==> inputs of trial 51 <==
Design MazeRunner, start of the top module:
module MazeRunner(clk,RST_n,SS_n,MOSI,MISO,SCLK,PWMR,PWML,
                  DIRR,DIRL,IR_EN,BMPL_n,BMPR_n,buzz,
				  buzz_n,RX,LED);
Settings: LEC_CHECK=0, CAP_MARGIN=15, CORE_ASPECT_RATIO=0.7, CORE_MARGIN=6, CORE_UTILIZATION=68, GPL_ROUTABILITY_DRIVEN=0, MAX_ROUTING_LAYER=met4, PLACE_DENSITY_LB_ADDON=0.26, SETUP_SLACK_MARGIN=-0.2, SLEW_MARGIN=0; clock period 10.7 ns.
run.sh (not shown) runs the stock make flow with config.mk's settings and CLKGATE_MAP_FILE=.
==> build 82: changes against trial 51 <==
Settings changed: ABC_AREA set to 1, CAP_MARGIN 15 to 20, CORE_ASPECT_RATIO 0.7 to unset, CORE_MARGIN 6 to 2, CORE_UTILIZATION 68 to 72, GPL_ROUTABILITY_DRIVEN 0 to unset, MAX_ROUTING_LAYER met4 to unset, PLACE_DENSITY set to 0.37, PLACE_DENSITY_LB_ADDON 0.26 to unset, SETUP_SLACK_MARGIN -0.2 to unset, SLEW_MARGIN 0 to 20.
==> flow/constraint.sdc (replaced) <==
create_clock -name core_clock -period 5.28 [get_ports {clk}]
set_input_delay 1.0560 -clock core_clock [delete_from_list [all_inputs] [get_ports {clk}]]
set_output_delay 1.0560 -clock core_clock [all_outputs]
set_load 0.01 [all_outputs]
==> trial 37: changes against trial 51 <==
Settings changed: CAP_MARGIN 15 to 20, CORE_ASPECT_RATIO 0.7 to unset, CORE_MARGIN 6 to 2, CORE_UTILIZATION 68 to 20, GPL_ROUTABILITY_DRIVEN 0 to unset, MAX_ROUTING_LAYER met4 to unset, PLACE_DENSITY set to 0.6, PLACE_DENSITY_LB_ADDON 0.26 to unset, SETUP_SLACK_MARGIN -0.2 to unset, SLEW_MARGIN 0 to 20.
==> flow/constraint.sdc (replaced) <==
create_clock -name core_clock -period 10.1 [get_ports {clk}]
set_input_delay 2.0200 -clock core_clock [delete_from_list [all_inputs] [get_ports {clk}]]
set_output_delay 2.0200 -clock core_clock [all_outputs]
set_load 0.01 [all_outputs]
==> trial 1: changes against trial 51 <==
Settings changed: CAP_MARGIN 15 to 20, CORE_ASPECT_RATIO 0.7 to unset, CORE_MARGIN 6 to 2, CORE_UTILIZATION 68 to 40, GPL_ROUTABILITY_DRIVEN 0 to unset, MAX_ROUTING_LAYER met4 to unset, PLACE_DENSITY set to 0.6, PLACE_DENSITY_LB_ADDON 0.26 to unset, SETUP_SLACK_MARGIN -0.2 to unset, SLEW_MARGIN 0 to 20.
==> flow/constraint.sdc (replaced) <==
create_clock -name core_clock -period 7.84 [get_ports {clk}]
set_input_delay 1.5680 -clock core_clock [delete_from_list [all_inputs] [get_ports {clk}]]
set_output_delay 1.5680 -clock core_clock [all_outputs]
set_load 0.01 [all_outputs]
==> comparison table <==
item                                                                                  trial 51                 trial 37             trial 1          build 82
TritonRoute pass-1 iters                                                                     5                        4                   7                 6
Yosys Chip Area                                                                    22000 sq um              22000 sq um         22000 sq um       22400 sq um
Resized Gates After CTS                                                                      0                        0                   0                59
Mean instance size in the synthesized netlist                                       10.1 sq um               10.1 sq um          10.1 sq um        8.86 sq um
R2r startpoint                                                                iCMDPROC.tmr[18]  iERR.datapath.error[12]  iINTF.line_present  iCMDPROC.tmr[17]
Internal power contribution                                                          0.00249 W                0.00268 W           0.00356 W         0.00518 W
Mapped Cells                                                                              2176                     2176                2176              2524
Number of design-rule violations left by the first detailed-router iteration              1570                      891                 914              1393
Total power of the final layout                                                      0.00315 W                0.00344 W           0.00453 W         0.00652 W
Ao+oa area frac                                                                          0.133                    0.133               0.133             0.114
Core Footprint                                                                     31500 sq um             109000 sq um         54100 sq um       30600 sq um
Outcome                                                       no timing/DRC/antenna violations  no timing/DRC/antenna violations  no timing/DRC/antenna violations   failed layout checks
Reasons for failing layout checks                                                            -                        -                   -      setup timing
CP endpoint kind                                                                    output pin               output pin                flop              flop
Routed met3 length                                                                     4.28 mm                  1.49 mm             1.83 mm           3.00 mm
Power figures rest on the tool's default switching activity, not on a simulated workload.
